`flow/run.sh`:
```
#!/bin/bash
# the make line also repeats each setting of config.mk as NAME=value (left out here)
make -C /OpenROAD-flow-scripts/flow DESIGN_CONFIG=/design/flow/config.mk WORK_HOME=/design/flow/orfs CLKGATE_MAP_FILE= finish
```
`flow/config.mk`:
```
export PLATFORM = sky130hd
export DESIGN_NAME = predictor_top
export DESIGN_NICKNAME = predictor_top
export VERILOG_FILES = /design/flow/design.v
export SDC_FILE = /design/flow/constraint.sdc
export NUM_CORES = 4
export LEC_CHECK = 0
export ABC_AREA = 0
export CAP_MARGIN = 15
export CELL_PAD_IN_SITES_DETAIL_PLACEMENT = 2
export CELL_PAD_IN_SITES_GLOBAL_PLACEMENT = 1
export CORE_MARGIN = 2
export CORE_UTILIZATION = 25
export PLACE_DENSITY_LB_ADDON = 0.21
export SLEW_MARGIN = 20
export TNS_END_PERCENT = 95
```
`flow/constraint.sdc`:
```
create_clock -name core_clock -period 5.89 [get_ports {clk}]
set_input_delay 1.1780 -clock core_clock [delete_from_list [all_inputs] [get_ports {clk}]]
set_output_delay 1.1780 -clock core_clock [all_outputs]
set_load 0.01 [all_outputs]
```
`flow/design.v`:
```
module branch_history_register #(parameter M = 4) (
    input logic clk,
    input logic reset,
    input logic branch_outcome,   
    output logic [M-1:0] bhr_out  
);
    always_ff @(posedge clk or posedge reset) begin
        if (reset) 
            bhr_out <= 0;  
        else 
            bhr_out <= {bhr_out[M-2:0], branch_outcome};  
    end
endmodule
module mnk_bit_predictor #(parameter K = 4,
                        parameter N = 2,
                        parameter M = 4
                        ) (
    input logic clk,
    input logic reset,
    input logic [K-1:0] index,
    input logic [M-1:0] bhr_in,
    input logic branch_outcome,        
    output logic prediction            
);
    logic [N-1:0] pht [((1<<K)*(1<<M))-1:0];  
    logic [K + M -1:0] new_index;
    assign new_index = {bhr_in,index};
    assign prediction = pht[new_index][N-1];
    always_ff @(posedge clk , posedge reset) begin
        if (reset) begin
            for (int i = 0; i < (1<<K)*(1<<M); i++)
                pht[i] <= 0;  
        end
        else begin
            if (branch_outcome) begin
                if (~(&pht[new_index]))
                    pht[new_index] <= pht[new_index] + 1;
            end
            else begin
                if (pht[new_index] > 0)
                    pht[new_index] <= pht[new_index] - 1;
            end
        end
    end
endmodule
module predictor_top #(parameter M = 3, parameter K = 4, parameter N = 3) (
    input logic clk,
    input logic reset,
    input logic [K-1:0] index,
    input logic branch_outcome,  
    output logic prediction,      
    output logic success
);
    logic [M-1:0] bhr_out;      
    branch_history_register #(M) bhr_inst (
        .clk(clk),
        .reset(reset),
        .branch_outcome(branch_outcome),
        .bhr_out(bhr_out)
    );
    mnk_bit_predictor #(K, N, M) pht_inst (
        .clk(clk),
        .reset(reset),
        .index(index),
        .bhr_in (bhr_out),
        .branch_outcome(branch_outcome),
        .prediction(prediction)
    );
    always_comb  begin
        if (prediction == branch_outcome)
        begin success = 1; end
        else begin
        success = 0;
        end
    end 
endmodule
```
==> run_results.csv, run 1 <==
group,metric,value,unit
power_and_ir_drop,switching_power,3010,uW
route,post-route-drc-count,0,
route,dr.pass1.iters,7,
yosys,mappedNetlistArea,0.0195,sq mm
grt,initial_antenna_violation_count,3,
yosys,post_synth_inst_count,1795,
cells_and_area,area.growth.synth_to_final,21.9,%
power_and_ir_drop,top_power_group,"registers",
timing,relSlewSlack,0.323,
clock_tree,numCtsBuffers,46,
clock_tree,clock_insertion_delay_worst_skew,0.60,ns
yosys,synth_top_cell_by_area,"dfrtp_1",
run_status,outcome,"finished clean",
timing,skew,0.0352,ns
yosys,synth-edff-count,0,
yosys,mux_share,0.167,
yosys,ys.flops,387,
power_and_ir_drop,switching_part_of_the_total_power,0.340,
yosys,yosys-stat-area,0.0195,sq mm
worst_setup_path,path_class,"primary input to primary output",
yosys,ys_cells,1795,
placed_design,hpwlAfterDp,74600,um
power_and_ir_drop,share_comb_of_total_power,0.232,
floorplan,die-width,283,um
route,drt-vias-per-instance,5.69,
hold_path,hold_class,"flip-flop to flip-flop",
timing,setup_violations,0,
timing,rsz0062_at_grt,"false",
hold_path,instance_count_along_the_most_critical_hold_path,1,
floorplan,design.portCount,9,
clock_tree,clock-sinks,387,
yosys,synth.logic.top_family,"multiplexers",
worst_setup_path,path_depth,11,
clock_tree,cts-root-to-sink-buffers,3,
hold_path,startpoint_of_the_lowest_slack_hold_path,"pht_inst.pht[105][0]",
route,wl_met2,48100,um
timing,clock.fmax,173,MHz
yosys,ys_sh_aoi,0.160,
worst_setup_path,timing.critical_path.from,"index[1]",
route,avgRoutedWirePerCell,35.0,um
timing,fraction_of_the_cycle_the_final_worst_path_needs,0.980,
power_and_ir_drop,clk-power,2970,uW
worst_setup_path,critical_path.reg2reg.startpoint,"bhr_inst.bhr_out[2]",
worst_setup_path,critPathMaxStageDelay,0.58,ns
route,met3RoutedLength,6270,um
clock_tree,cts.hold.buffers_added,0,
clock_tree,clk_pin_slew_worst_paths,0.06,ns
yosys,post_synth_main_area_contributors,"dfrtp_1 (50%), mux2_2 (15%), o21ai_0 (6.3%)",
grt,number_of_global_route_vias_before_repair,18000,
worst_setup_path,crit_slowest_cell,"clkdlybuf4s50_1",
power_and_ir_drop,cell_internal_pwr,5860,uW
worst_setup_path,cp_data_required_time,4.71,ns
route,drt-initial-drc-count,1655,
placed_design,post-place-cells,2880,
worst_setup_path,ff2ff_path_depth,15,
grt,grt_use_total,0.255,
yosys,synth_area_per_cell,10.9,sq um
floorplan,std_cell_rows,102,
route,met1Wirelength,45000,um
clock_tree,clock_tree.htree_level_count,2,
yosys,syn_nets,1803,
power_and_ir_drop,leakage,0.0101,uW
floorplan,fp_util,0.252,
power_and_ir_drop,ir_worst_vdd,0.000263,V
worst_setup_path,critical_path.top_delay_family,"buffers and inverters",
timing,max_slew.worst_pin.slew,1.01,ns
worst_setup_path,critical_path.reg2reg.endpoint,"pht_inst.pht[41][2]",
worst_setup_path,worstSetupEndpointType,"primary output",
yosys,synth.top_cells.by_count,"dfrtp_1 (387), mux2_2 (253), o21ai_0 (246)",
route,routed-via-count,16900,
floorplan,chipArea,0.0803,sq mm
floorplan,floorplan.die.height,283,um
worst_setup_path,critical_path.max_fanout,16,
yosys,post_synth_num_cell_types,85,
power_and_ir_drop,pwr_density_cell,373,mW/mm^2
worst_setup_path,worst_path_cell_trace,"clkbuf_4 -> buf_12 -> and4b_1 -> buf_4 -> a21oi_1 -> o22ai_1 -> a2111o_1 -> nor4b_4 -> nor2_1 -> xnor2_1 -> clkdlybuf4s50_1",
yosys,yosys_warnings,4,
yosys,synth_xor_xnor_area_share,0.00135,
yosys,ys.flop_type,"dfrtp_1",
placed_design,finalWeightedCongestion,0.944,
placed_design,place.port_buffers,8,
timing,final-hold-violation-count,0,
worst_setup_path,critPathBufInv,4,
route,finalWirelength,104000,um
worst_setup_path,crit_path_end,"success",
grt,grt_remaining_overflow,0,
power_and_ir_drop,clock_power_share,0.335,
yosys,postSynth.asyncResetShare,1.00,
power_and_ir_drop,pwr.group.sequential,3840,uW
route,ant_nets,0,
floorplan,core,0.0773,sq mm
timing,finalCriticalPeriod,5.77,ns
cells_and_area,final_net_count,1902,
timing,fin_setup_tns,0,ns
grt,pin_count_of_the_biggest_net_entering_global_routing,114,
yosys,netlist.top_cell.by_instances,"dfrtp_1",
job,max_cap_violations,0,
yosys,synth_seq_share,0.496,
worst_setup_path,regToRegSetupSlack,0.95,ns
job,log_warnings,33,
timing,finalMaxSlewViolations,0,
clock_tree,cts_root_buf,"clkbuf_16",
hold_path,min_to,"pht_inst.pht[105][0]",
yosys,post-synth-top-area-fraction,0.496,
power_and_ir_drop,pwr.group.combinational,2060,uW
worst_setup_path,cp_data_arrival_time,4.59,ns
yosys,ys_sh_adder,0.00103,
power_and_ir_drop,pwr-share-seq,0.433,
cells_and_area,layout.cells.non_filler,2971,
route,topRoutingLayerUsed,"met5",
clock_tree,cts_tree,"done",
yosys,synth.cellmix.simpleShare,0.126,
grt,grt_pass1_wl,146000,um
worst_setup_path,worstSetupStartpointType,"primary input",
-- what timing repair did --
| action | 4_1_cts | 5_1_grt |
|---|---|---|
| endpoints found under the setup margin | 1 | 1 |
| setup buffers | 0 | 6 |
| resized | 5 | 8 |
-- through the flow --
stage / area (sq um) / hold slack, ns / util / setup slack, ns / power (uW)
detailed placement: 22100 / 0.479 / 0.286 / 0.00108 / 5890
global route: 23800 / 0.520 / 0.307 / 0.0306 / 9190
floorplan: 19500 / 0.349 / - / -0.492 / 4680
global placement: 22100 / 0.466 / 0.286 / -0.0505 / 5810
finish: 23800 / 0.501 / 0.307 / 0.119 / 8870
CTS: 23700 / 0.498 / 0.306 / 0.0223 / 8890
-- layer usage --
layer  track usage  up-vias
met5             0        -
met2         0.410      688
met3        0.0415      200
met1         0.341     9164
met4         0.103        2
li1              -     6850
-- layout make-up --
class	count	area, sq um
multi-input combinational	1212	8990
clock inverter	19	186
inverter	15	60.1
tap	1040	1300
antenna	3	7.51
fill	8274	53600
timing repair buffer	232	2180
clock buffer	63	1350
sequential	387	9700
==> run 2, diff against run 1 <==
Settings changed: ABC_AREA 0 to unset, CAP_MARGIN 15 to 0, CELL_PAD_IN_SITES_DETAIL_PLACEMENT 2 to unset, CELL_PAD_IN_SITES_GLOBAL_PLACEMENT 1 to unset, CORE_UTILIZATION 25 to 72, CTS_CLUSTER_SIZE set to 51, PLACE_DENSITY_LB_ADDON 0.21 to 0.05, SETUP_SLACK_MARGIN set to 1.23, TNS_END_PERCENT 95 to unset.
Clock period 5.89 ns to 4.24 ns, I/O delays scaled along.
==> run 2 against run 1 <==
Synthesized cell count did not move. The run now fails in clock tree synthesis. Area after synthesis did not move. Die size fell by 65%.
==> run_results.csv, run 2 <==
group,metric,value,unit
run_status,outcome,"stopped before the end",
run_status,stop_stage,"clock tree synthesis",
run_status,flow.first_error,"[ERROR DPL-0038] Utilization greater than 100%, impossible to legalize",
yosys,ys_sh_aoi,0.160,
yosys,synth_xor_xnor_area_share,0.00135,
yosys,netlist.top_cell.by_instances,"dfrtp_1",
yosys,syn_nets,1803,
floorplan,design.portCount,9,
yosys,post_synth_inst_count,1795,
placed_design,detailedPlace.worstSlack,-1.02,ns
placed_design,place.port_buffers,8,
yosys,ys_sh_adder,0.00103,
floorplan,fp_util,0.728,
yosys,post_synth_num_cell_types,85,
placed_design,finalWeightedCongestion,1.17,
floorplan,chipArea,0.0284,sq mm
placed_design,placed_area,0.0231,sq mm
floorplan,core,0.0268,sq mm
yosys,synth.top_cells.by_count,"dfrtp_1 (387), mux2_2 (253), o21ai_0 (246)",
placed_design,hpwlAfterDp,58900,um
yosys,synth-edff-count,0,
yosys,ys.flops,387,
floorplan,die-width,169,um
floorplan,floorplan.die.height,169,um
yosys,synth_area_per_cell,10.9,sq um
yosys,post_synth_main_area_contributors,"dfrtp_1 (50%), mux2_2 (15%), o21ai_0 (6.3%)",
floorplan,std_cell_rows,60,
yosys,synth_seq_share,0.496,
yosys,ys_cells,1795,
yosys,mux_share,0.167,
yosys,yosys_warnings,4,
yosys,postSynth.asyncResetShare,1.00,
yosys,synth.logic.top_family,"multiplexers",
yosys,synth.cellmix.simpleShare,0.126,
yosys,ys.flop_type,"dfrtp_1",
yosys,synth_top_cell_by_area,"dfrtp_1",
yosys,post-synth-top-area-fraction,0.496,
yosys,yosys-stat-area,0.0195,sq mm
yosys,mappedNetlistArea,0.0195,sq mm
run 2: stage by stage:
stage	instances	utilization	power, uW	hold slack [ns]
floorplan	1795	-	7240	0.349
global placement	2303	0.863	8190	0.463
detailed placement	2303	0.863	8380	0.482
==> run 3, diff against run 2 <==
Settings changed: ABC_AREA set to 1, CAP_MARGIN 0 to 5, CORE_UTILIZATION 72 to 70, CTS_CLUSTER_SIZE 51 to unset, GPL_ROUTABILITY_DRIVEN set to 0, MAX_ROUTING_LAYER set to met5, PLACE_DENSITY_LB_ADDON 0.05 to unset, SETUP_SLACK_MARGIN 1.23 to unset, TNS_END_PERCENT set to 80.
Clock period 4.24 ns to 5.11 ns, I/O delays scaled along.
==> run 3 against run 2 <==
Now clean on timing, DRC and antenna. Die size rose by 7.6%. Area after synthesis rose by 4.8%. Synthesized cell count rose by 69%.
==> run_results.csv, run 3 <==
group,metric,value,unit
run_status,outcome,"finished clean",
floorplan,design.portCount,9,
route,routed-via-count,20100,
clock_tree,numCtsBuffers,42,
cells_and_area,area.growth.synth_to_final,11.4,%
route,post-route-drc-count,0,
worst_setup_path,worstSetupEndpointType,"primary output",
power_and_ir_drop,switching_power,2820,uW
clock_tree,clock_insertion_delay_worst_skew,0.54,ns
yosys,yosys_warnings,4,
worst_setup_path,worst_path_cell_trace,"dlymetal6s2s_1 -> inv_1 -> nor2_1 -> buf_4 -> nand2_1 -> buf_4 -> nor2_1 -> nand2_1 -> nand2_1 -> nor2_1 -> nand2_1 -> nor2_1 -> nand2_1 -> nor2_1 -> nand2_1 -> nand2_1 -> nand2_1 -> nand2_1 -> clkdlybuf4s50_1",
timing,max_slew.worst_pin.slew,0.903,ns
grt,number_of_global_route_vias_before_repair,19400,
worst_setup_path,critical_path.reg2reg.endpoint,"pht_inst.pht[79][1]",
yosys,yosys-stat-area,0.0204,sq mm
clock_tree,clock_tree.htree_level_count,2,
route,route.antenna.diode_count,0,
job,max_cap_violations,0,
yosys,post_synth_inst_count,3030,
route,ant_nets,0,
yosys,synth.logic.top_family,"simple AND/OR/NAND/NOR gates",
floorplan,die-width,175,um
timing,setup_violations,0,
grt,grt_use_total,0.390,
worst_setup_path,crit_path_end,"success",
route,drt-initial-drc-count,2249,
yosys,synth_top_cell_by_area,"dfrtp_1",
yosys,ys.flop_type,"dfrtp_1",
power_and_ir_drop,switching_part_of_the_total_power,0.322,
yosys,mux_share,0,
grt,grt_remaining_overflow,0,
job,log_warnings,37,
placed_design,place.port_buffers,8,
yosys,synth_xor_xnor_area_share,0,
worst_setup_path,critPathMaxStageDelay,0.54,ns
worst_setup_path,cp_data_required_time,4.09,ns
clock_tree,clock-sinks,387,
yosys,postSynth.asyncResetShare,1.00,
worst_setup_path,worstSetupStartpointType,"primary input",
floorplan,std_cell_rows,62,
yosys,synth_area_per_cell,6.75,sq um
timing,final-hold-violation-count,0,
route,finalWirelength,58800,um
timing,fraction_of_the_cycle_the_final_worst_path_needs,0.947,
timing,rsz0062_at_grt,"false",
worst_setup_path,critical_path.top_delay_family,"simple AND/OR/NAND/NOR gates",
worst_setup_path,regToRegSetupSlack,0.91,ns
worst_setup_path,critical_path.reg2reg.startpoint,"bhr_inst.bhr_out[1]",
timing,skew,0.0181,ns
power_and_ir_drop,cell_internal_pwr,5920,uW
clock_tree,cts-root-to-sink-buffers,3,
worst_setup_path,critical_path.max_fanout,5,
hold_path,instance_count_along_the_most_critical_hold_path,2,
clock_tree,cts_tree,"done",
grt,initial_antenna_violation_count,0,
placed_design,hpwlAfterDp,36200,um
yosys,netlist.top_cell.by_instances,"nand2_1",
yosys,synth.top_cells.by_count,"nand2_1 (1497), nand3_1 (457), nor2_1 (397)",
power_and_ir_drop,pwr_density_cell,384,mW/mm^2
worst_setup_path,critPathBufInv,5,
clock_tree,clk_pin_slew_worst_paths,0.06,ns
clock_tree,cts_root_buf,"clkbuf_16",
cells_and_area,final_net_count,3052,
yosys,ys_cells,3030,
yosys,synth_seq_share,0.474,
timing,finalCriticalPeriod,4.84,ns
power_and_ir_drop,share_comb_of_total_power,0.196,
yosys,ys_sh_adder,0.000979,
worst_setup_path,path_depth,19,
power_and_ir_drop,fin_total_pwr,8740,uW
yosys,mappedNetlistArea,0.0204,sq mm
grt,pin_count_of_the_biggest_net_entering_global_routing,128,
timing,finalMaxSlewViolations,0,
yosys,post-synth-top-area-fraction,0.474,
power_and_ir_drop,clk-power,3090,uW
floorplan,core,0.0287,sq mm
worst_setup_path,critical_path.most_common_cell,"nand2_1",
power_and_ir_drop,pwr-share-seq,0.450,
clock_tree,cts.repair_timing.setup_buffer_count,0,
timing,relSlewSlack,0.396,
worst_setup_path,crit_slowest_cell,"clkdlybuf4s50_1",
yosys,post_synth_num_cell_types,17,
power_and_ir_drop,leakage,0.0125,uW
route,avgRoutedWirePerCell,17.0,um
power_and_ir_drop,pwr.group.combinational,1710,uW
power_and_ir_drop,top_power_group,"registers",
floorplan,fp_util,0.712,
power_and_ir_drop,ir_worst_vdd,0.000304,V
power_and_ir_drop,clock_power_share,0.354,
route,dr.pass1.iters,6,
yosys,synth.cellmix.simpleShare,0.461,
worst_setup_path,ff2ff_path_depth,18,
timing,clock.fmax,207,MHz
hold_path,startpoint_of_the_lowest_slack_hold_path,"pht_inst.pht[42][0]",
hold_path,hold_class,"flip-flop to flip-flop",
yosys,syn_nets,3038,
yosys,post_synth_main_area_contributors,"dfrtp_1 (47%), nand2_1 (27%), nand3_1 (11%)",
floorplan,chipArea,0.0306,sq mm
yosys,ys_sh_aoi,0.00122,
grt,grt_pass1_wl,95900,um
floorplan,floorplan.die.height,175,um
timing,fin_setup_tns,0,ns
power_and_ir_drop,pwr.group.sequential,3930,uW
yosys,synth-edff-count,0,
worst_setup_path,cp_data_arrival_time,3.82,ns
yosys,ys.flops,387,
worst_setup_path,path_class,"primary input to primary output",
worst_setup_path,timing.critical_path.from,"index[3]",
route,drt-vias-per-instance,5.80,
hold_path,min_to,"pht_inst.pht[42][0]",
run 3: per-stage QoR:
| step | setup WS, ns | utilization | instance area [sq um] | cells | hold WS [ns] |
|---|---|---|---|---|---|
| 6_report | 0.270 | 0.793 | 22800 | 3459 | 0.466 |
| 5_1_grt | 0.120 | 0.793 | 22800 | 3459 | 0.483 |
| 4_1_cts | 0.00340 | 0.790 | 22700 | 3459 | 0.470 |
| 3_5_place_dp | -0.0473 | 0.740 | 21200 | 3384 | 0.457 |
| 3_3_place_gp | 0.0414 | 0.740 | 21200 | 3384 | 0.450 |
| 2_1_floorplan | -1.12 | - | 20400 | 3030 | 0.349 |
run 3: what timing repair did:
item	4_1_cts	5_1_grt
setup endpoints to repair	1	2
hold buffers	0	0
gates resized	4	40
run 3: layout make-up:
class / instances / area [sq um]
sequential: 387 / 9680
multi-input combinational: 2362 / 9630
fill: 2064 / 5930
clock buffer: 62 / 1260
timing repair buffer: 96 / 983
inverter: 155 / 586
tap: 384 / 480
clock inverter: 13 / 151
run 3: per-layer routing:
layer  part of all wire  global-route usage  vias up
li1                   -                   -     9417
met1               0.40               0.526     9424
met2               0.46               0.621     1009
met3              0.091              0.0579      205
met4              0.048               0.195        0
met5                  0                   0        -
==> run 4, diff against run 3 <==
Settings changed: ABC_AREA 1 to unset, CAP_MARGIN 5 to 15, CORE_UTILIZATION 70 to 72, CTS_CLUSTER_SIZE set to 25, GPL_ROUTABILITY_DRIVEN 0 to unset, SETUP_SLACK_MARGIN set to -0.14, SLEW_MARGIN 20 to 10, TNS_END_PERCENT 80 to 100.
Clock period 5.11 ns to 5.58 ns, I/O delays scaled along.
==> run 4 against run 3 <==
Now fails the layout checks on negative setup slack. First-iteration DRC count grew 77%. Clock skew grew 0.0039 ns. Global-route usage grew 20 points. Critical path type unchanged. Critical endpoint unchanged. Highest routed layer is now met5.
==> run_results.csv, run 4 <==
group,metric,value,unit
run_status,outcome,"complete, but fails checks",
run_status,violated_checks,"negative setup slack",
yosys,post-synth-top-area-fraction,0.496,
grt,grt_pass1_wl,120000,um
power_and_ir_drop,clk-power,2900,uW
power_and_ir_drop,share_comb_of_total_power,0.223,
power_and_ir_drop,fin_total_pwr,8920,uW
grt,number_of_global_route_vias_before_repair,18000,
cells_and_area,area.growth.synth_to_final,14.2,%
yosys,synth_seq_share,0.496,
worst_setup_path,path_class,"primary input to primary output",
power_and_ir_drop,pwr.group.combinational,1990,uW
yosys,synth_xor_xnor_area_share,0.00135,
route,ant_nets,0,
yosys,post_synth_main_area_contributors,"dfrtp_1 (50%), mux2_2 (15%), o21ai_0 (6.3%)",
yosys,post_synth_inst_count,1795,
power_and_ir_drop,clock_power_share,0.326,
yosys,ys_sh_adder,0.00103,
yosys,yosys_warnings,4,
yosys,synth.cellmix.simpleShare,0.126,
timing,fraction_of_the_cycle_the_final_worst_path_needs,1.04,
yosys,synth.top_cells.by_count,"dfrtp_1 (387), mux2_2 (253), o21ai_0 (246)",
worst_setup_path,cp_data_arrival_time,4.70,ns
worst_setup_path,ff2ff_path_depth,13,
floorplan,design.portCount,9,
timing,setup_violations,1,
yosys,ys.flop_type,"dfrtp_1",
power_and_ir_drop,top_power_group,"registers",
clock_tree,clock_insertion_delay_worst_skew,0.55,ns
timing,fin_setup_tns,-0.240,ns
power_and_ir_drop,cell_internal_pwr,5990,uW
yosys,yosys-stat-area,0.0195,sq mm
route,wl_met2,32200,um
timing,skew,0.0220,ns
power_and_ir_drop,leakage,0.00979,uW
route,met3RoutedLength,14500,um
job,log_warnings,32,
floorplan,std_cell_rows,60,
placed_design,detailedPlace.worstSlack,-0.209,ns
placed_design,hpwlAfterDp,55300,um
power_and_ir_drop,pwr.group.sequential,4020,uW
clock_tree,clock-sinks,387,
worst_setup_path,critical_path.most_common_cell,"buf_4",
worst_setup_path,path_depth,13,
worst_setup_path,critical_path.reg2reg.startpoint,"bhr_inst.bhr_out[1]",
route,routed-via-count,18300,
clock_tree,clock_tree.htree_level_count,2,
worst_setup_path,crit_slowest_cell,"clkdlybuf4s50_1",
timing,finalMaxSlewViolations,0,
yosys,ys_cells,1795,
yosys,post_synth_num_cell_types,85,
worst_setup_path,critical_path.top_delay_family,"simple AND/OR/NAND/NOR gates",
route,post-route-drc-count,0,
yosys,synth.logic.top_family,"multiplexers",
yosys,netlist.top_cell.by_instances,"dfrtp_1",
worst_setup_path,critPathMaxStageDelay,0.53,ns
clock_tree,cts_root_buf,"clkbuf_16",
route,drt-vias-per-instance,8.23,
grt,pin_count_of_the_biggest_net_entering_global_routing,113,
worst_setup_path,crit_path_end,"success",
power_and_ir_drop,pwr_density_cell,400,mW/mm^2
placed_design,place.port_buffers,8,
route,met1Wirelength,26600,um
grt,initial_antenna_violation_count,10,
placed_design,finalWeightedCongestion,1.16,
clock_tree,cts.repair_timing.setup_buffer_count,0,
grt,grt_use_total,0.587,
yosys,mux_share,0.167,
worst_setup_path,worstSetupEndpointType,"primary output",
cells_and_area,final_net_count,1856,
power_and_ir_drop,switching_part_of_the_total_power,0.328,
floorplan,die-width,169,um
worst_setup_path,critPathBufInv,5,
route,finalWirelength,82700,um
hold_path,hold_class,"flip-flop to flip-flop",
job,max_cap_violations,0,
route,topRoutingLayerUsed,"met5",
yosys,synth_area_per_cell,10.9,sq um
timing,clock.fmax,172,MHz
floorplan,core,0.0268,sq mm
yosys,mappedNetlistArea,0.0195,sq mm
route,dr.pass1.iters,11,
clock_tree,cts-root-to-sink-buffers,3,
route,drt-initial-drc-count,3985,
timing,finalCriticalPeriod,5.82,ns
yosys,ys_sh_aoi,0.160,
yosys,synth-edff-count,0,
clock_tree,cts_tree,"done",
timing,worst_slack,-0.240,ns
yosys,syn_nets,1803,
floorplan,floorplan.die.height,169,um
clock_tree,clk_pin_slew_worst_paths,0.06,ns
worst_setup_path,worstSetupStartpointType,"primary input",
floorplan,fp_util,0.728,
worst_setup_path,critical_path.max_fanout,22,
power_and_ir_drop,pwr-share-seq,0.451,
grt,grt_remaining_overflow,0,
power_and_ir_drop,switching_power,2930,uW
hold_path,min_to,"pht_inst.pht[62][1]",
timing,relSlewSlack,0.203,
worst_setup_path,regToRegSetupSlack,0.01,ns
hold_path,startpoint_of_the_lowest_slack_hold_path,"pht_inst.pht[62][1]",
worst_setup_path,critical_path.reg2reg.endpoint,"pht_inst.pht[96][0]",
route,avgRoutedWirePerCell,37.2,um
power_and_ir_drop,ir_worst_vdd,0.000347,V
yosys,ys.flops,387,
yosys,postSynth.asyncResetShare,1.00,
hold_path,instance_count_along_the_most_critical_hold_path,1,
cells_and_area,finish.utilization,0.831,
worst_setup_path,cp_data_required_time,4.46,ns
clock_tree,numCtsBuffers,40,
timing,max_slew.worst_pin.slew,1.19,ns
worst_setup_path,timing.critical_path.from,"index[2]",
worst_setup_path,worst_path_cell_trace,"buf_4 -> buf_4 -> and4b_1 -> nand3_1 -> nand4_1 -> nor4_1 -> nand4_1 -> nor4b_2 -> buf_4 -> nor2_1 -> xnor2_1 -> buf_4 -> clkdlybuf4s50_1",
yosys,synth_top_cell_by_area,"dfrtp_1",
timing,final-hold-violation-count,0,
floorplan,chipArea,0.0284,sq mm
==> run 4: cell type report <==
type	instances	area, sq um
Antenna cell	4	10.0
Fill cell	1481	4520
Clock buffer	60	1250
Sequential cell	387	9690
Timing Repair Buffer	192	1700
Tap cell	341	427
Inverter	15	60.1
Clock inverter	13	183
Multi-Input combinational cell	1212	8970
==> run 4: through the flow <==
stage	cells	cell area (sq um)	hold slack (ns)
floorplan	1795	19500	0.349
global placement	2147	20800	0.461
detailed placement	2147	20800	0.484
CTS	2220	22300	0.498
global route	2221	22300	0.518
finish	2224	22300	0.501
==> run 4: routing by layer <==
layer | vias up | GRT usage
met5 | - | 0.0122
met2 | 2139 | 0.792
li1 | 6739 | -
met4 | 4 | 0.452
met3 | 805 | 0.293
met1 | 8615 | 0.717
==> run 4: repair_timing <==
| action | in CTS | in global routing |
|---|---|---|
| gates resized | 5 | 5 |
| pin swaps | 0 | 0 |
| gates cloned | 0 | 0 |
| hold buffers | 0 | 0 |
| endpoints found under the setup margin | 1 | 2 |
==> run 5, diff against run 4 <==
Settings changed: CAP_MARGIN 15 to 35, CELL_PAD_IN_SITES_GLOBAL_PLACEMENT set to 3, CORE_ASPECT_RATIO set to 1.31, CORE_UTILIZATION 72 to 66, CTS_CLUSTER_DIAMETER set to 277, CTS_CLUSTER_SIZE 25 to unset, HOLD_SLACK_MARGIN set to 0.05, PLACE_DENSITY_LB_ADDON set to 0.12, SETUP_SLACK_MARGIN -0.14 to -0.25, SLEW_MARGIN 10 to 20, TNS_END_PERCENT 100 to 80.
Clock period 5.58 ns to 6.04 ns, I/O delays scaled along.
==> run 5 against run 4 <==
Area after synthesis stayed put. The flow now stops in global placement without I/O. Synthesized cell count stayed put. Die size is 8.9% higher.
==> run_results.csv, run 5 <==
group,metric,value,unit
run_status,outcome,"stopped before the end",
run_status,stop_stage,"global placement without I/O",
run_status,flow.first_error,"[ERROR FLW-0024] Place density exceeds 1.0 (current PLACE_DENSITY_LB_ADDON =  0.12). Please check if the value of  PLACE_DENSITY_LB_ADDON is between 0 and 0.99.",
floorplan,die-width,154,um
yosys,netlist.top_cell.by_instances,"dfrtp_1",
yosys,synth-edff-count,0,
yosys,ys_cells,1795,
floorplan,chipArea,0.0310,sq mm
yosys,post_synth_inst_count,1795,
yosys,ys_sh_adder,0.00103,
yosys,post_synth_main_area_contributors,"dfrtp_1 (50%), mux2_2 (15%), o21ai_0 (6.3%)",
yosys,synth.top_cells.by_count,"dfrtp_1 (387), mux2_2 (253), o21ai_0 (246)",
floorplan,fp_util,0.666,
yosys,synth.cellmix.simpleShare,0.126,
yosys,ys.flop_type,"dfrtp_1",
yosys,mappedNetlistArea,0.0195,sq mm
yosys,ys.flops,387,
yosys,mux_share,0.167,
floorplan,core,0.0293,sq mm
yosys,postSynth.asyncResetShare,1.00,
yosys,synth_top_cell_by_area,"dfrtp_1",
yosys,post_synth_num_cell_types,85,
yosys,synth_area_per_cell,10.9,sq um
yosys,post-synth-top-area-fraction,0.496,
floorplan,std_cell_rows,72,
floorplan,floorplan.die.height,201,um
yosys,syn_nets,1803,
yosys,yosys_warnings,4,
yosys,synth_xor_xnor_area_share,0.00135,
yosys,ys_sh_aoi,0.160,
yosys,synth.logic.top_family,"multiplexers",
yosys,yosys-stat-area,0.0195,sq mm
yosys,synth_seq_share,0.496,
==> run 6, diff against run 5 <==
Settings changed: CAP_MARGIN 35 to 20, CELL_PAD_IN_SITES_GLOBAL_PLACEMENT 3 to unset, CORE_ASPECT_RATIO 1.31 to unset, CORE_UTILIZATION 66 to 40, CTS_CLUSTER_DIAMETER 277 to unset, HOLD_SLACK_MARGIN 0.05 to unset, MAX_ROUTING_LAYER met5 to unset, PLACE_DENSITY set to 0.6, PLACE_DENSITY_LB_ADDON 0.12 to unset, SETUP_SLACK_MARGIN -0.25 to unset, TNS_END_PERCENT 80 to unset.
Clock period 6.04 ns to 3.77 ns, I/O delays scaled along.
==> run 6 against run 5 <==
The layout now fails its checks (negative setup slack). Area after synthesis did not move. Synthesized cell count did not move. Die size rose by 63%.
==> run_results.csv, run 6 <==
group,metric,value,unit
hold_path,hold_class,"flip-flop to flip-flop",
power_and_ir_drop,pwr.group.sequential,5910,uW
worst_setup_path,critical_path.reg2reg.startpoint,"bhr_inst.bhr_out[1]",
placed_design,place.port_buffers,8,
worst_setup_path,regToRegSetupSlack,-0.64,ns
power_and_ir_drop,pwr_density_cell,583,mW/mm^2
worst_setup_path,worstSetupStartpointType,"flip-flop",
yosys,synth_seq_share,0.496,
yosys,syn_nets,1803,
floorplan,std_cell_rows,80,
worst_setup_path,timing.critical_path.from,"bhr_inst.bhr_out[1]",
yosys,synth_top_cell_by_area,"dfrtp_1",
worst_setup_path,critical_path.top_delay_family,"buffers and inverters",
timing,fin_setup_tns,-197.23,ns
yosys,synth.cellmix.simpleShare,0.126,
worst_setup_path,crit_slowest_cell,"fa_4",
run_status,violated_checks,"negative setup slack",
power_and_ir_drop,fin_total_pwr,16600,uW
power_and_ir_drop,share_comb_of_total_power,0.371,
yosys,post-synth-top-area-fraction,0.496,
floorplan,design.portCount,9,
power_and_ir_drop,switching_power,5420,uW
power_and_ir_drop,cell_internal_pwr,11200,uW
worst_setup_path,path_depth,17,
timing,finalCriticalPeriod,4.41,ns
yosys,synth-edff-count,0,
power_and_ir_drop,pwr-share-seq,0.356,
worst_setup_path,crit_path_end,"pht_inst.pht[71][1]",
route,finalWirelength,104000,um
run_status,outcome,"complete, but fails checks",
yosys,mappedNetlistArea,0.0195,sq mm
clock_tree,cts_tree,"done",
worst_setup_path,critical_path.most_common_cell,"buf_12",
route,dr.pass1.iters,6,
clock_tree,cts_root_buf,"clkbuf_16",
worst_setup_path,critical_path.reg2reg.endpoint,"pht_inst.pht[71][1]",
grt,grt_remaining_overflow,0,
yosys,yosys_warnings,4,
floorplan,floorplan.die.height,225,um
timing,worst_slack,-0.644,ns
floorplan,core,0.0479,sq mm
worst_setup_path,worst_path_cell_trace,"buf_12 -> buf_12 -> nor2b_4 -> buf_4 -> buf_6 -> a22oi_2 -> a211oi_2 -> a211oi_2 -> nand4_1 -> nor4_4 -> buf_4 -> nor2_2 -> fa_4 -> buf_12 -> buf_12 -> clkbuf_16 -> mux2_4",
yosys,post_synth_num_cell_types,85,
cells_and_area,final_net_count,2178,
grt,grt_pass1_wl,140000,um
yosys,synth.logic.top_family,"multiplexers",
timing,final-hold-violation-count,0,
power_and_ir_drop,clk-power,4540,uW
cells_and_area,area.growth.synth_to_final,46.0,%
route,routed-via-count,18300,
timing,fraction_of_the_cycle_the_final_worst_path_needs,1.17,
timing,relSlewSlack,0.403,
worst_setup_path,critPathBufInv,8,
job,max_cap_violations,0,
yosys,mux_share,0.167,
hold_path,startpoint_of_the_lowest_slack_hold_path,"pht_inst.pht[32][0]",
power_and_ir_drop,ir_worst_vdd,0.000459,V
hold_path,min_to,"pht_inst.pht[32][0]",
route,drt-vias-per-instance,6.49,
power_and_ir_drop,pwr.group.combinational,6160,uW
hold_path,instance_count_along_the_most_critical_hold_path,2,
grt,grt_use_total,0.397,
worst_setup_path,critical_path.max_fanout,7,
yosys,ys_sh_aoi,0.160,
timing,max_slew.worst_pin.slew,0.891,ns
power_and_ir_drop,clock_power_share,0.273,
grt,initial_antenna_violation_count,1,
floorplan,fp_util,0.407,
yosys,yosys-stat-area,0.0195,sq mm
worst_setup_path,worstSetupEndpointType,"flip-flop",
grt,pin_count_of_the_biggest_net_entering_global_routing,84,
clock_tree,clock-sinks,387,
power_and_ir_drop,leakage,0.0126,uW
power_and_ir_drop,top_power_group,"combinational logic",
clock_tree,numCtsBuffers,44,
floorplan,die-width,225,um
yosys,synth_area_per_cell,10.9,sq um
yosys,synth_xor_xnor_area_share,0.00135,
floorplan,chipArea,0.0506,sq mm
route,post-route-drc-count,0,
cells_and_area,tally_of_filler_cells_in_the_layout,3872,
timing,clock.fmax,227,MHz
worst_setup_path,cp_data_required_time,4.24,ns
cells_and_area,finish.utilization,0.594,
grt,number_of_global_route_vias_before_repair,17900,
timing,finalMaxSlewViolations,0,
timing,setup_violations,385,
route,route.antenna.diode_count,0,
route,drt-initial-drc-count,2507,
worst_setup_path,cp_data_arrival_time,4.88,ns
placed_design,hpwlAfterDp,67800,um
route,ant_nets,0,
placed_design,detailedPlace.worstSlack,-1.46,ns
yosys,ys.flop_type,"dfrtp_1",
worst_setup_path,ff2ff_path_depth,17,
clock_tree,cts-root-to-sink-buffers,3,
timing,rsz0062_at_grt,"true",
power_and_ir_drop,switching_part_of_the_total_power,0.326,
worst_setup_path,critPathMaxStageDelay,0.71,ns
yosys,post_synth_inst_count,1795,
yosys,netlist.top_cell.by_instances,"dfrtp_1",
job,log_warnings,29,
yosys,ys_cells,1795,
timing,skew,0.0152,ns
clock_tree,clock_tree.htree_level_count,2,
clock_tree,cts.hold.buffers_added,0,
placed_design,finalWeightedCongestion,1.02,
yosys,ys_sh_adder,0.00103,
worst_setup_path,path_class,"flip-flop to flip-flop",
yosys,post_synth_main_area_contributors,"dfrtp_1 (50%), mux2_2 (15%), o21ai_0 (6.3%)",
clock_tree,clk_pin_slew_worst_paths,0.06,ns
clock_tree,clock_insertion_delay_worst_skew,0.59,ns
yosys,synth.top_cells.by_count,"dfrtp_1 (387), mux2_2 (253), o21ai_0 (246)",
route,avgRoutedWirePerCell,37.1,um
yosys,ys.flops,387,
yosys,postSynth.asyncResetShare,1.00,
==> run 6: per-stage QoR <==
step	hold WS, ns	cells	instance area, sq um
after floorplan	0.349	1795	20700
after global placement	0.467	2610	23700
after detailed placement	0.482	2610	23700
after CTS	0.496	2768	27100
after global routing	0.508	2816	28500
final	0.490	2816	28500
==> run 6: layout make-up <==
type,instances,area (sq um),share of cell area
Timing Repair Buffer,510,5910,0.207
Tap cell,615,769,0.0270
Inverter,15,71.3,0.00250
Sequential cell,387,9690,0.340
Clock inverter,14,206,0.00725
Clock buffer,63,1280,0.0451
Multi-Input combinational cell,1212,10600,0.371
==> run 6: repair_timing <==
| action | CTS | global route |
|---|---|---|
| gates cloned | 30 | 25 |
| pin swaps | 27 | 36 |
| endpoints found under the hold margin | 0 | 0 |
| setup buffers | 53 | 33 |
| gates resized | 189 | 213 |
| setup endpoints to repair | 385 | 385 |
==> run 6: layer usage <==
| metal | routed length (um) | track usage | vias up |
|---|---|---|---|
| li1 | - | - | 7394 |
| met1 | 42100 | 0.551 | 9283 |
| met2 | 44800 | 0.584 | 1284 |
| met3 | 10700 | 0.0807 | 326 |
| met4 | 6870 | 0.210 | 2 |
| met5 | 15 | 0 | - |
==> run 7, diff against run 6 <==
Settings changed: CORE_UTILIZATION 40 to 58, CTS_CLUSTER_DIAMETER set to 216, PLACE_DENSITY 0.6 to unset, SETUP_SLACK_MARGIN set to -0.32.
Clock period 3.77 ns to 3.29 ns, I/O delays scaled along.
==> run 7 against run 6 <==
The layout still fails its checks (negative setup slack). Count of clock-buffer cells in the layout shrank 2. Clock skew is 0.015 ns higher. Total power up 13%. First-iteration DRC count up 56%. Final cell count is 5.5% lower. Register-to-register slack got worse by 0.63 ns. Die size is 31% lower. Global-route usage increased by 15 points. Core utilization is 25 points higher. Non-clock buffer count increased by 17. Critical path depth fell by 5. Critical path type is now primary input to primary output. Largest power group unchanged.
==> run_results.csv, run 7 <==
group,metric,value,unit
run_status,outcome,"complete, but fails checks",
run_status,violated_checks,"negative setup slack",
route,avgRoutedWirePerCell,40.2,um
power_and_ir_drop,top_power_group,"combinational logic",
power_and_ir_drop,clk-power,4590,uW
floorplan,fp_util,0.585,
floorplan,die-width,187,um
timing,max_slew.worst_pin.slew,0.938,ns
grt,grt_pass1_wl,138000,um
timing,skew,0.0307,ns
worst_setup_path,path_class,"primary input to primary output",
power_and_ir_drop,cell_internal_pwr,12200,uW
yosys,post_synth_main_area_contributors,"dfrtp_1 (50%), mux2_2 (15%), o21ai_0 (6.3%)",
route,drt-vias-per-instance,7.80,
clock_tree,cts-root-to-sink-buffers,3,
worst_setup_path,critPathBufInv,4,
power_and_ir_drop,clock_power_share,0.245,
power_and_ir_drop,switching_part_of_the_total_power,0.349,
yosys,ys_sh_adder,0.00103,
placed_design,hpwlAfterDp,63600,um
route,drt-initial-drc-count,3902,
yosys,synth.logic.top_family,"multiplexers",
cells_and_area,area.growth.synth_to_final,44.1,%
grt,pin_count_of_the_biggest_net_entering_global_routing,126,
worst_setup_path,critical_path.reg2reg.startpoint,"bhr_inst.bhr_out[0]",
worst_setup_path,worst_path_cell_trace,"buf_4 -> buf_12 -> buf_4 -> nor3b_1 -> o211ai_1 -> nand4_1 -> nor4_2 -> nand4_1 -> nor4b_4 -> nor2_4 -> xnor2_2 -> buf_2",
timing,setup_violations,386,
worst_setup_path,critical_path.top_delay_family,"simple AND/OR/NAND/NOR gates",
worst_setup_path,worstSetupEndpointType,"primary output",
yosys,mux_share,0.167,
timing,relSlewSlack,0.368,
cells_and_area,register_area,0.00969,sq mm
timing,worst_slack,-1.27,ns
power_and_ir_drop,pwr.group.combinational,7250,uW
route,post-route-drc-count,0,
timing,fraction_of_the_cycle_the_final_worst_path_needs,1.39,
worst_setup_path,cp_data_arrival_time,3.90,ns
clock_tree,clk_pin_slew_worst_paths,0.07,ns
worst_setup_path,critPathMaxStageDelay,0.55,ns
timing,rsz0062_at_grt,"true",
power_and_ir_drop,switching_power,6550,uW
yosys,netlist.top_cell.by_instances,"dfrtp_1",
worst_setup_path,crit_slowest_cell,"o211ai_1",
worst_setup_path,path_depth,12,
cells_and_area,finish.utilization,0.843,
worst_setup_path,worstSetupStartpointType,"primary input",
yosys,post_synth_num_cell_types,85,
job,log_warnings,34,
floorplan,core,0.0334,sq mm
yosys,mappedNetlistArea,0.0195,sq mm
grt,grt_use_total,0.549,
power_and_ir_drop,ir_worst_vdd,0.000669,V
floorplan,chipArea,0.0351,sq mm
power_and_ir_drop,pwr_density_cell,667,mW/mm^2
timing,clock.fmax,219,MHz
yosys,synth.top_cells.by_count,"dfrtp_1 (387), mux2_2 (253), o21ai_0 (246)",
cells_and_area,combGateArea,0.0106,sq mm
worst_setup_path,critical_path.max_fanout,31,
worst_setup_path,ff2ff_path_depth,16,
placed_design,place.port_buffers,8,
hold_path,hold_class,"primary input to asynchronous set/reset pin",
yosys,synth_area_per_cell,10.9,sq um
yosys,ys.flop_type,"dfrtp_1",
clock_tree,cts_tree,"done",
worst_setup_path,crit_path_end,"success",
yosys,synth_xor_xnor_area_share,0.00135,
job,max_cap_violations,0,
grt,grt_remaining_overflow,0,
yosys,synth_top_cell_by_area,"dfrtp_1",
power_and_ir_drop,pwr-share-seq,0.369,
timing,finalMaxSlewViolations,0,
route,dr.pass1.iters,10,
grt,number_of_global_route_vias_before_repair,19400,
yosys,synth-edff-count,0,
worst_setup_path,timing.critical_path.from,"index[1]",
clock_tree,clock_insertion_delay_worst_skew,0.60,ns
yosys,syn_nets,1803,
route,finalWirelength,107000,um
placed_design,detailedPlace.worstSlack,-1.80,ns
yosys,synth_seq_share,0.496,
timing,final-hold-violation-count,0,
floorplan,std_cell_rows,67,
cells_and_area,final_net_count,2192,
clock_tree,numCtsBuffers,41,
timing,fin_setup_tns,-416.06,ns
timing,finalCriticalPeriod,4.56,ns
power_and_ir_drop,leakage,0.0125,uW
clock_tree,clock-sinks,387,
floorplan,design.portCount,9,
yosys,ys.flops,387,
floorplan,floorplan.die.height,187,um
route,ant_nets,0,
power_and_ir_drop,share_comb_of_total_power,0.386,
clock_tree,clock_tree.htree_level_count,2,
yosys,yosys_warnings,4,
clock_tree,cts_root_buf,"clkbuf_16",
yosys,postSynth.asyncResetShare,1.00,
yosys,ys_sh_aoi,0.160,
worst_setup_path,critical_path.reg2reg.endpoint,"pht_inst.pht[1][1]",
placed_design,finalWeightedCongestion,1.10,
power_and_ir_drop,pwr.group.sequential,6920,uW
grt,initial_antenna_violation_count,7,
worst_setup_path,cp_data_required_time,2.63,ns
cells_and_area,tally_of_filler_cells_in_the_layout,1671,
power_and_ir_drop,fin_total_pwr,18800,uW
yosys,yosys-stat-area,0.0195,sq mm
yosys,synth.cellmix.simpleShare,0.126,
route,routed-via-count,20800,
yosys,ys_cells,1795,
yosys,post-synth-top-area-fraction,0.496,
yosys,post_synth_inst_count,1795,
worst_setup_path,regToRegSetupSlack,-1.27,ns
==> run 7: area by class of cell <==
cell class / count / share of cell area
timing repair buffer: 527 / 0.210
inverter: 15 / 0.00214
multi-input combinational: 1212 / 0.379
clock buffer: 61 / 0.0417
sequential: 387 / 0.345
clock inverter: 7 / 0.00236
antenna: 4 / 0.000356
tap: 448 / 0.0199
==> run 7: metal layers <==
layer | routed length (um) | part of all wire | track usage | up-vias
met2 | 41200 | 0.38 | 0.771 | 2400
met5 | 417 | 0.0039 | 0.0137 | -
met4 | 12900 | 0.12 | 0.411 | 20
li1 | - | - | - | 7413
met1 | 34000 | 0.32 | 0.688 | 9967
met3 | 18600 | 0.17 | 0.209 | 962
==> run 7: metrics by stage <==
step,instance area [sq um],hold WS (ns),instances
global placement,24000,0.471,2483
finish,28100,0.401,2661
detailed placement,24000,0.478,2483
CTS,26600,0.429,2601
global route,28100,0.426,2659
floorplan,20700,0.349,1795
==> run 7: what timing repair did <==
item                                    4_1_cts  5_1_grt
resized                                     206      221
endpoints found under the setup margin      385      385
pin swaps                                    35       19
setup buffers                                46       31
cloned                                       12       34
hold buffers                                  0        0
==> run 8, diff against run 7 <==
Settings changed: CORE_UTILIZATION 58 to 72, CTS_CLUSTER_DIAMETER 216 to unset, PLACE_DENSITY set to 0.64, SETUP_SLACK_MARGIN -0.32 to 0.12.
Clock period 3.29 ns to 4.24 ns, I/O delays scaled along.
==> run 8 against run 7 <==
The flow now stops in global routing. Die size is 19% lower. Synthesized cell count unchanged. Area after synthesis unchanged.
==> run_results.csv, run 8 <==
group,metric,value,unit
clock_tree,cts.hold.buffers_added,0,
yosys,synth_area_per_cell,10.9,sq um
yosys,synth_xor_xnor_area_share,0.00135,
run_status,flow.first_error,"[ERROR GRT-0232] Routing congestion too high. Check the congestion heatmap in the GUI.",
yosys,ys.flops,387,
grt,grt_use_total,0.767,
placed_design,finalWeightedCongestion,1.16,
placed_design,hpwlAfterDp,57900,um
clock_tree,numCtsBuffers,40,
yosys,post_synth_main_area_contributors,"dfrtp_1 (50%), mux2_2 (15%), o21ai_0 (6.3%)",
floorplan,design.portCount,9,
yosys,synth_top_cell_by_area,"dfrtp_1",
yosys,post_synth_inst_count,1795,
yosys,syn_nets,1803,
clock_tree,cts-root-to-sink-buffers,3,
grt,grt_remaining_overflow,7,
placed_design,post-place-cells,2320,
yosys,yosys-stat-area,0.0195,sq mm
yosys,mux_share,0.167,
yosys,ys.flop_type,"dfrtp_1",
floorplan,std_cell_rows,60,
yosys,synth.cellmix.simpleShare,0.126,
run_status,outcome,"stopped before the end",
floorplan,chipArea,0.0284,sq mm
yosys,synth.logic.top_family,"multiplexers",
yosys,synth.top_cells.by_count,"dfrtp_1 (387), mux2_2 (253), o21ai_0 (246)",
yosys,synth_seq_share,0.496,
clock_tree,clock-sinks,387,
yosys,ys_sh_aoi,0.160,
yosys,post-synth-top-area-fraction,0.496,
run_status,stop_stage,"global routing",
yosys,ys_sh_adder,0.00103,
yosys,post_synth_num_cell_types,85,
placed_design,place.port_buffers,8,
yosys,ys_cells,1795,
yosys,mappedNetlistArea,0.0195,sq mm
yosys,netlist.top_cell.by_instances,"dfrtp_1",
yosys,synth-edff-count,0,
clock_tree,clock_tree.htree_level_count,2,
clock_tree,cts_root_buf,"clkbuf_16",
floorplan,floorplan.die.height,169,um
yosys,yosys_warnings,4,
floorplan,die-width,169,um
floorplan,core,0.0268,sq mm
floorplan,fp_util,0.728,
yosys,postSynth.asyncResetShare,1.00,
## run 8: per-stage QoR
| step | setup WS [ns] | area (sq um) | power [uW] | utilization | hold slack [ns] |
|---|---|---|---|---|---|
| 4_1_cts | -0.0279 | 24500 | 11800 | 0.915 | 0.496 |
| 3_5_place_dp | -1.21 | 22500 | 7910 | 0.839 | 0.479 |
| 3_3_place_gp | -1.18 | 22500 | 7750 | 0.839 | 0.465 |
| 2_1_floorplan | -1.81 | 19600 | 6540 | - | 0.349 |
## run 8: repair_timing
action / CTS
pin swaps: 25
resized: 112
endpoints found under the setup margin: 385
setup buffers: 17
cloned: 2
## run 8: layer usage
| layer | overflow | track usage |
|---|---|---|
| met4 | 3 | 0.713 |
| met1 | 0 | 0.805 |
| met5 | 0 | 0.317 |
| met3 | 0 | 0.621 |
| met2 | 4 | 0.909 |
==> run 9, diff against run 8 <==
Settings changed: ABC_AREA set to 1, CTS_CLUSTER_DIAMETER set to 204, CTS_CLUSTER_SIZE set to 37, HOLD_SLACK_MARGIN set to 0.29, PLACE_DENSITY 0.64 to unset, PLACE_DENSITY_LB_ADDON set to 0.01, SETUP_SLACK_MARGIN 0.12 to 0.93.
Clock period 4.24 ns to 3.35 ns, I/O delays scaled along.
==> run 9 against run 8 <==
Synthesized cell count increased by 69%. Die size is 4.7% higher. The run again fails in global routing. Area after synthesis grew 4.8%.
==> run_results.csv, run 9 <==
group,metric,value,unit
yosys,ys.flop_type,"dfrtp_1",
yosys,synth.logic.top_family,"simple AND/OR/NAND/NOR gates",
yosys,synth_top_cell_by_area,"dfrtp_1",
floorplan,core,0.0279,sq mm
yosys,synth.cellmix.simpleShare,0.461,
floorplan,floorplan.die.height,172,um
grt,grt_remaining_overflow,276,
run_status,flow.first_error,"[ERROR GRT-0232] Routing congestion too high. Check the congestion heatmap in the GUI.",
yosys,yosys_warnings,4,
floorplan,chipArea,0.0298,sq mm
yosys,ys_sh_aoi,0.00122,
yosys,post_synth_main_area_contributors,"dfrtp_1 (47%), nand2_1 (27%), nand3_1 (11%)",
clock_tree,cts_root_buf,"clkbuf_16",
clock_tree,numCtsBuffers,14,
yosys,yosys-stat-area,0.0204,sq mm
yosys,post-synth-top-area-fraction,0.474,
placed_design,finalWeightedCongestion,0.968,
yosys,postSynth.asyncResetShare,1.00,
yosys,ys.flops,387,
placed_design,hpwlAfterDp,39500,um
yosys,netlist.top_cell.by_instances,"nand2_1",
floorplan,std_cell_rows,61,
run_status,outcome,"stopped before the end",
yosys,ys_cells,3030,
floorplan,die-width,172,um
clock_tree,clock_tree.htree_level_count,1,
yosys,synth_xor_xnor_area_share,0,
yosys,post_synth_num_cell_types,17,
clock_tree,clock-sinks,387,
yosys,mux_share,0,
run_status,stop_stage,"global routing",
yosys,synth_area_per_cell,6.75,sq um
placed_design,place.port_buffers,8,
yosys,ys_sh_adder,0.000979,
grt,grt_use_total,0.865,
yosys,synth.top_cells.by_count,"nand2_1 (1497), nand3_1 (457), nor2_1 (397)",
yosys,synth_seq_share,0.474,
yosys,mappedNetlistArea,0.0204,sq mm
clock_tree,cts-root-to-sink-buffers,3,
placed_design,post-place-cells,3503,
floorplan,design.portCount,9,
floorplan,fp_util,0.734,
yosys,post_synth_inst_count,3030,
yosys,synth-edff-count,0,
yosys,syn_nets,3038,
==> run 9: metrics by stage <==
step	power [uW]	setup WS [ns]	cell area [sq um]	hold slack [ns]	util
after floorplan	7700	-2.52	21000	0.349	-
after global placement	8680	-0.996	22800	0.454	0.820
after detailed placement	8790	-1.02	22800	0.455	0.820
after CTS	11400	-0.0669	24200	0.485	0.867
==> run 9: what timing repair did <==
item                       in CTS
pin swaps                      41
setup endpoints to repair     386
resized                       134
gates cloned                    6
buffers inserted               27
hold buffers                    0
==> run 9: routing by layer <==
metal	track usage	GRT overflow
met1	0.845	3
met4	0.887	110
met5	0.565	5
met2	0.977	136
met3	0.772	22
==> run 10, diff against run 9 <==
Settings changed: CAP_MARGIN 20 to 30, CELL_PAD_IN_SITES_GLOBAL_PLACEMENT set to 3, CORE_ASPECT_RATIO set to 1.31, CORE_UTILIZATION 72 to 43, CTS_CLUSTER_DIAMETER 204 to 277, CTS_CLUSTER_SIZE 37 to unset, HOLD_SLACK_MARGIN 0.29 to 0.05, MAX_ROUTING_LAYER set to met5, PLACE_DENSITY_LB_ADDON 0.01 to 0.12, SETUP_SLACK_MARGIN 0.93 to unset, SLEW_MARGIN 20 to 10, TNS_END_PERCENT set to 80.
Clock period 3.35 ns to 8.32 ns, I/O delays scaled along.
==> run 10 against run 9 <==
The flow stops in global placement without I/O. Area after synthesis stayed put. Synthesized cell count stayed put. Die size is 66% higher.
==> run_results.csv, run 10 <==
group,metric,value,unit
floorplan,std_cell_rows,91,
yosys,netlist.top_cell.by_instances,"nand2_1",
yosys,syn_nets,3038,
yosys,synth_top_cell_by_area,"dfrtp_1",
yosys,mux_share,0,
yosys,post-synth-top-area-fraction,0.474,
yosys,synth.logic.top_family,"simple AND/OR/NAND/NOR gates",
yosys,ys_sh_aoi,0.00122,
yosys,mappedNetlistArea,0.0204,sq mm
floorplan,fp_util,0.435,
yosys,synth_seq_share,0.474,
yosys,post_synth_num_cell_types,17,
yosys,synth-edff-count,0,
floorplan,die-width,194,um
run_status,outcome,"stopped before the end",
yosys,synth.top_cells.by_count,"nand2_1 (1497), nand3_1 (457), nor2_1 (397)",
yosys,yosys_warnings,4,
yosys,ys.flops,387,
yosys,post_synth_main_area_contributors,"dfrtp_1 (47%), nand2_1 (27%), nand3_1 (11%)",
yosys,synth.cellmix.simpleShare,0.461,
run_status,stop_stage,"global placement without I/O",
yosys,synth_area_per_cell,6.75,sq um
yosys,postSynth.asyncResetShare,1.00,
yosys,ys_cells,3030,
floorplan,core,0.0470,sq mm
yosys,post_synth_inst_count,3030,
yosys,ys_sh_adder,0.000979,
yosys,ys.flop_type,"dfrtp_1",
floorplan,chipArea,0.0493,sq mm
run_status,flow.first_error,"[ERROR FLW-0024] Place density exceeds 1.0 (current PLACE_DENSITY_LB_ADDON =  0.12). Please check if the value of  PLACE_DENSITY_LB_ADDON is between 0 and 0.99.",
floorplan,floorplan.die.height,254,um
yosys,yosys-stat-area,0.0204,sq mm
yosys,synth_xor_xnor_area_share,0,
==> run 11, diff against run 10 <==
Settings changed: CAP_MARGIN 30 to 25, CORE_MARGIN 2 to 8, HOLD_SLACK_MARGIN 0.05 to 0.16, MAX_ROUTING_LAYER met5 to met4, PLACE_DENSITY_LB_ADDON 0.12 to 0.17.
Clock period 8.32 ns to 7.71 ns, I/O delays scaled along.
==> run 11 against run 10 <==
Die size increased by 11%. The run again fails in global placement without I/O. Area after synthesis unchanged. Synthesized cell count is the same.
==> run_results.csv, run 11 <==
group,metric,value,unit
yosys,synth_seq_share,0.474,
floorplan,core,0.0470,sq mm
yosys,mux_share,0,
yosys,synth_area_per_cell,6.75,sq um
floorplan,std_cell_rows,91,
run_status,stop_stage,"global placement without I/O",
yosys,yosys-stat-area,0.0204,sq mm
floorplan,chipArea,0.0548,sq mm
yosys,mappedNetlistArea,0.0204,sq mm
yosys,ys.flop_type,"dfrtp_1",
yosys,post-synth-top-area-fraction,0.474,
yosys,ys_sh_adder,0.000979,
yosys,synth_top_cell_by_area,"dfrtp_1",
yosys,synth.top_cells.by_count,"nand2_1 (1497), nand3_1 (457), nor2_1 (397)",
yosys,syn_nets,3038,
floorplan,floorplan.die.height,266,um
yosys,post_synth_inst_count,3030,
yosys,synth-edff-count,0,
run_status,flow.first_error,"[ERROR FLW-0024] Place density exceeds 1.0 (current PLACE_DENSITY_LB_ADDON =  0.17). Please check if the value of  PLACE_DENSITY_LB_ADDON is between 0 and 0.99.",
yosys,ys_sh_aoi,0.00122,
yosys,post_synth_main_area_contributors,"dfrtp_1 (47%), nand2_1 (27%), nand3_1 (11%)",
yosys,ys_cells,3030,
yosys,synth.cellmix.simpleShare,0.461,
yosys,postSynth.asyncResetShare,1.00,
yosys,post_synth_num_cell_types,17,
run_status,outcome,"stopped before the end",
yosys,synth_xor_xnor_area_share,0,
yosys,netlist.top_cell.by_instances,"nand2_1",
yosys,ys.flops,387,
yosys,yosys_warnings,4,
floorplan,die-width,206,um
yosys,synth.logic.top_family,"simple AND/OR/NAND/NOR gates",
floorplan,fp_util,0.435,
==> run 12, diff against run 11 <==
Settings changed: ABC_AREA 1 to unset, CAP_MARGIN 25 to 20, CELL_PAD_IN_SITES_GLOBAL_PLACEMENT 3 to unset, CORE_ASPECT_RATIO 1.31 to unset, CORE_MARGIN 8 to 2, CORE_UTILIZATION 43 to 65, CTS_CLUSTER_DIAMETER 277 to unset, HOLD_SLACK_MARGIN 0.16 to unset, MAX_ROUTING_LAYER met4 to unset, PLACE_DENSITY_LB_ADDON 0.17 to unset, SETUP_SLACK_MARGIN set to 1.12, SLEW_MARGIN 10 to 20, TNS_END_PERCENT 80 to unset.
Clock period 7.71 ns to 4.24 ns, I/O delays scaled along.
==> run 12 against run 11 <==
The flow stops in global routing. Area after synthesis is 4.6% lower. Synthesized cell count is 41% lower. Die size is 43% lower.
==> run_results.csv, run 12 <==
group,metric,value,unit
floorplan,core,0.0296,sq mm
yosys,post_synth_main_area_contributors,"dfrtp_1 (50%), mux2_2 (15%), o21ai_0 (6.3%)",
yosys,ys_sh_adder,0.00103,
yosys,synth_top_cell_by_area,"dfrtp_1",
grt,grt_use_total,0.759,
yosys,synth.cellmix.simpleShare,0.126,
floorplan,design.portCount,9,
grt,grt_remaining_overflow,43,
clock_tree,cts-root-to-sink-buffers,3,
run_status,stop_stage,"global routing",
floorplan,floorplan.die.height,177,um
yosys,ys.flop_type,"dfrtp_1",
yosys,synth_xor_xnor_area_share,0.00135,
placed_design,hpwlAfterDp,62400,um
yosys,yosys-stat-area,0.0195,sq mm
clock_tree,numCtsBuffers,41,
yosys,post_synth_inst_count,1795,
yosys,ys.flops,387,
yosys,post-synth-top-area-fraction,0.496,
floorplan,fp_util,0.660,
yosys,mappedNetlistArea,0.0195,sq mm
run_status,outcome,"stopped before the end",
clock_tree,cts_root_buf,"clkbuf_16",
yosys,synth_seq_share,0.496,
yosys,synth_area_per_cell,10.9,sq um
yosys,mux_share,0.167,
placed_design,place.port_buffers,8,
yosys,synth.logic.top_family,"multiplexers",
clock_tree,cts.hold.buffers_added,0,
placed_design,placed_area,0.0236,sq mm
yosys,ys_sh_aoi,0.160,
placed_design,finalWeightedCongestion,1.15,
floorplan,chipArea,0.0314,sq mm
yosys,synth.top_cells.by_count,"dfrtp_1 (387), mux2_2 (253), o21ai_0 (246)",
yosys,ys_cells,1795,
yosys,synth-edff-count,0,
clock_tree,clock-sinks,387,
floorplan,std_cell_rows,63,
yosys,netlist.top_cell.by_instances,"dfrtp_1",
run_status,flow.first_error,"[ERROR GRT-0232] Routing congestion too high. Check the congestion heatmap in the GUI.",
clock_tree,clock_tree.htree_level_count,2,
yosys,syn_nets,1803,
yosys,yosys_warnings,4,
yosys,post_synth_num_cell_types,85,
yosys,postSynth.asyncResetShare,1.00,
floorplan,die-width,177,um
run 12: metrics by stage:
stage,std cells,hold slack [ns],utilization,setup TNS (ns),setup slack [ns]
after floorplan,1795,0.349,-,-701.22,-1.81
after global placement,2384,0.472,0.797,-315.26,-0.943
after detailed placement,2384,0.484,0.797,-314.52,-0.931
after CTS,2543,0.500,0.907,-0.0384,-0.00977
run 12: routing by layer:
metal,global-route usage,GRT overflow
met5,0.311,0
met1,0.795,1
met3,0.602,1
met4,0.708,20
met2,0.906,21
run 12: repair_timing:
action | 4_1_cts
pin swaps | 36
setup endpoints to repair | 386
setup buffers | 60
gates resized | 205
gates cloned | 24
==> run 13, diff against run 12 <==
Settings changed: CORE_UTILIZATION 65 to 70, CTS_CLUSTER_DIAMETER set to 216, CTS_CLUSTER_SIZE set to 30, SETUP_SLACK_MARGIN 1.12 to -0.32.
Clock period 4.24 ns to 4.42 ns, I/O delays scaled along.
==> run 13 against run 12 <==
The layout now fails its checks (negative setup slack). Area after synthesis did not move. Die size is 7.0% lower. Synthesized cell count did not move.
==> run_results.csv, run 13 <==
group,metric,value,unit
run_status,outcome,"complete, but fails checks",
run_status,violated_checks,"negative setup slack",
grt,pin_count_of_the_biggest_net_entering_global_routing,65,
worst_setup_path,path_class,"flip-flop to flip-flop",
worst_setup_path,timing.critical_path.from,"bhr_inst.bhr_out[2]",
route,ant_nets,0,
cells_and_area,design_area,0.0229,sq mm
yosys,ys_sh_adder,0.00103,
power_and_ir_drop,clk-power,1820,uW
power_and_ir_drop,cell_internal_pwr,6190,uW
power_and_ir_drop,leakage,0.0102,uW
worst_setup_path,critical_path.reg2reg.startpoint,"bhr_inst.bhr_out[2]",
worst_setup_path,critPathBufInv,4,
clock_tree,clock_tree.htree_level_count,1,
floorplan,core,0.0276,sq mm
worst_setup_path,worstSetupStartpointType,"flip-flop",
yosys,ys.flops,387,
timing,fraction_of_the_cycle_the_final_worst_path_needs,1.05,
timing,skew,0.0320,ns
worst_setup_path,critical_path.max_fanout,15,
clock_tree,cts_root_buf,"clkbuf_16",
floorplan,std_cell_rows,61,
power_and_ir_drop,fin_total_pwr,9450,uW
power_and_ir_drop,pwr_density_cell,413,mW/mm^2
timing,finalMaxSlewViolations,0,
timing,relSlewSlack,0.266,
yosys,synth_top_cell_by_area,"dfrtp_1",
cells_and_area,tally_of_filler_cells_in_the_layout,1680,
yosys,postSynth.asyncResetShare,1.00,
yosys,mappedNetlistArea,0.0195,sq mm
timing,setup_violations,262,
clock_tree,cts.hold.buffers_added,0,
grt,initial_antenna_violation_count,2,
hold_path,min_to,"pht_inst.pht[98][1]",
route,dr.pass1.iters,8,
worst_setup_path,crit_slowest_cell,"nor2b_2",
yosys,synth_xor_xnor_area_share,0.00135,
clock_tree,numCtsBuffers,16,
cells_and_area,layout.cells.non_filler,2364,
worst_setup_path,cp_data_arrival_time,5.08,ns
yosys,synth.logic.top_family,"multiplexers",
route,routed-via-count,18200,
yosys,synth-edff-count,0,
power_and_ir_drop,switching_part_of_the_total_power,0.345,
worst_setup_path,worst_path_cell_trace,"buf_12 -> nor2b_2 -> nand2_1 -> o311ai_0 -> nor4_1 -> nand4_1 -> nor4b_2 -> buf_4 -> nor2_1 -> buf_4 -> o211ai_2 -> buf_4 -> nor2_1 -> mux2_2",
placed_design,placed_area,0.0223,sq mm
worst_setup_path,ff2ff_path_depth,14,
worst_setup_path,critical_path.most_common_cell,"buf_4",
clock_tree,cts-root-to-sink-buffers,3,
route,post-route-drc-count,0,
yosys,synth_seq_share,0.496,
yosys,ys.flop_type,"dfrtp_1",
clock_tree,clk_pin_slew_worst_paths,0.12,ns
power_and_ir_drop,clock_power_share,0.193,
route,avgRoutedWirePerCell,33.7,um
worst_setup_path,cp_data_required_time,4.85,ns
timing,worst_slack,-0.227,ns
yosys,synth_area_per_cell,10.9,sq um
grt,grt_pass1_wl,116000,um
yosys,ys_sh_aoi,0.160,
cells_and_area,finish.utilization,0.828,
hold_path,instance_count_along_the_most_critical_hold_path,1,
floorplan,fp_util,0.706,
hold_path,hold_class,"flip-flop to flip-flop",
worst_setup_path,regToRegSetupSlack,-0.23,ns
route,finalWirelength,79800,um
timing,final-hold-violation-count,0,
grt,grt_remaining_overflow,0,
job,log_warnings,29,
yosys,synth.top_cells.by_count,"dfrtp_1 (387), mux2_2 (253), o21ai_0 (246)",
power_and_ir_drop,top_power_group,"registers",
yosys,post_synth_main_area_contributors,"dfrtp_1 (50%), mux2_2 (15%), o21ai_0 (6.3%)",
floorplan,design.portCount,9,
worst_setup_path,critical_path.top_delay_family,"simple AND/OR/NAND/NOR gates",
grt,number_of_global_route_vias_before_repair,17900,
timing,max_slew.worst_pin.slew,1.10,ns
power_and_ir_drop,switching_power,3260,uW
placed_design,post-place-cells,2339,
job,max_cap_violations,0,
yosys,synth.cellmix.simpleShare,0.126,
yosys,ys_cells,1795,
floorplan,floorplan.die.height,171,um
yosys,mux_share,0.167,
cells_and_area,area.growth.synth_to_final,17.2,%
floorplan,chipArea,0.0292,sq mm
yosys,post-synth-top-area-fraction,0.496,
hold_path,startpoint_of_the_lowest_slack_hold_path,"pht_inst.pht[98][1]",
placed_design,place.port_buffers,8,
power_and_ir_drop,share_comb_of_total_power,0.277,
power_and_ir_drop,pwr-share-seq,0.530,
grt,grt_use_total,0.555,
clock_tree,cts_tree,"done",
timing,finalCriticalPeriod,4.65,ns
clock_tree,clock-sinks,387,
worst_setup_path,worstSetupEndpointType,"flip-flop",
placed_design,finalWeightedCongestion,1.20,
power_and_ir_drop,pwr.group.sequential,5010,uW
placed_design,hpwlAfterDp,57300,um
yosys,yosys_warnings,4,
worst_setup_path,critical_path.reg2reg.endpoint,"pht_inst.pht[119][1]",
yosys,post_synth_inst_count,1795,
power_and_ir_drop,ir_worst_vdd,0.000470,V
route,drt-initial-drc-count,3394,
worst_setup_path,path_depth,14,
timing,clock.fmax,215,MHz
floorplan,die-width,171,um
yosys,post_synth_num_cell_types,85,
route,drt-vias-per-instance,7.70,
cells_and_area,final_net_count,1991,
power_and_ir_drop,pwr.group.combinational,2620,uW
worst_setup_path,crit_path_end,"pht_inst.pht[119][1]",
timing,fin_setup_tns,-26.97,ns
yosys,syn_nets,1803,
yosys,netlist.top_cell.by_instances,"dfrtp_1",
clock_tree,clock_insertion_delay_worst_skew,0.56,ns
yosys,yosys-stat-area,0.0195,sq mm
worst_setup_path,critPathMaxStageDelay,0.60,ns
-- run 13: through the flow --
stage	worst slack (ns)	hold WS, ns
finish	-0.227	0.499
floorplan	-1.67	0.349
global placement	-0.914	0.468
CTS	-0.317	0.497
detailed placement	-0.897	0.473
global route	-0.293	0.530
-- run 13: routing by layer --
layer	vias up	part of all wire	track usage
li1	6983	-	-
met1	8779	0.34	0.697
met2	1847	0.40	0.773
met3	598	0.15	0.221
met4	2	0.10	0.413
met5	-	0.00011	0
-- run 13: what timing repair did --
action / in CTS / in global routing
resized: 22 / 14
pin swaps: 7 / 4
cloned: 0 / 1
setup endpoints to repair: 3 / 346
setup buffers: 6 / 1
-- run 13: final cells by class --
| cell class | count | area (sq um) | share of cell area |
|---|---|---|---|
| diodes | 2 | 5.00 | 0.000219 |
| clock buffers | 18 | 429 | 0.0188 |
| clock inverters | 1 | 5.00 | 0.000219 |
| inverters | 15 | 60.1 | 0.00263 |
| multi-input cells | 1212 | 9030 | 0.395 |
| flip-flops and latches | 387 | 9690 | 0.424 |
| well taps | 378 | 473 | 0.0207 |
| repair buffers | 351 | 3180 | 0.139 |
Power figures rest on the tool's default switching activity, not on a simulated workload.
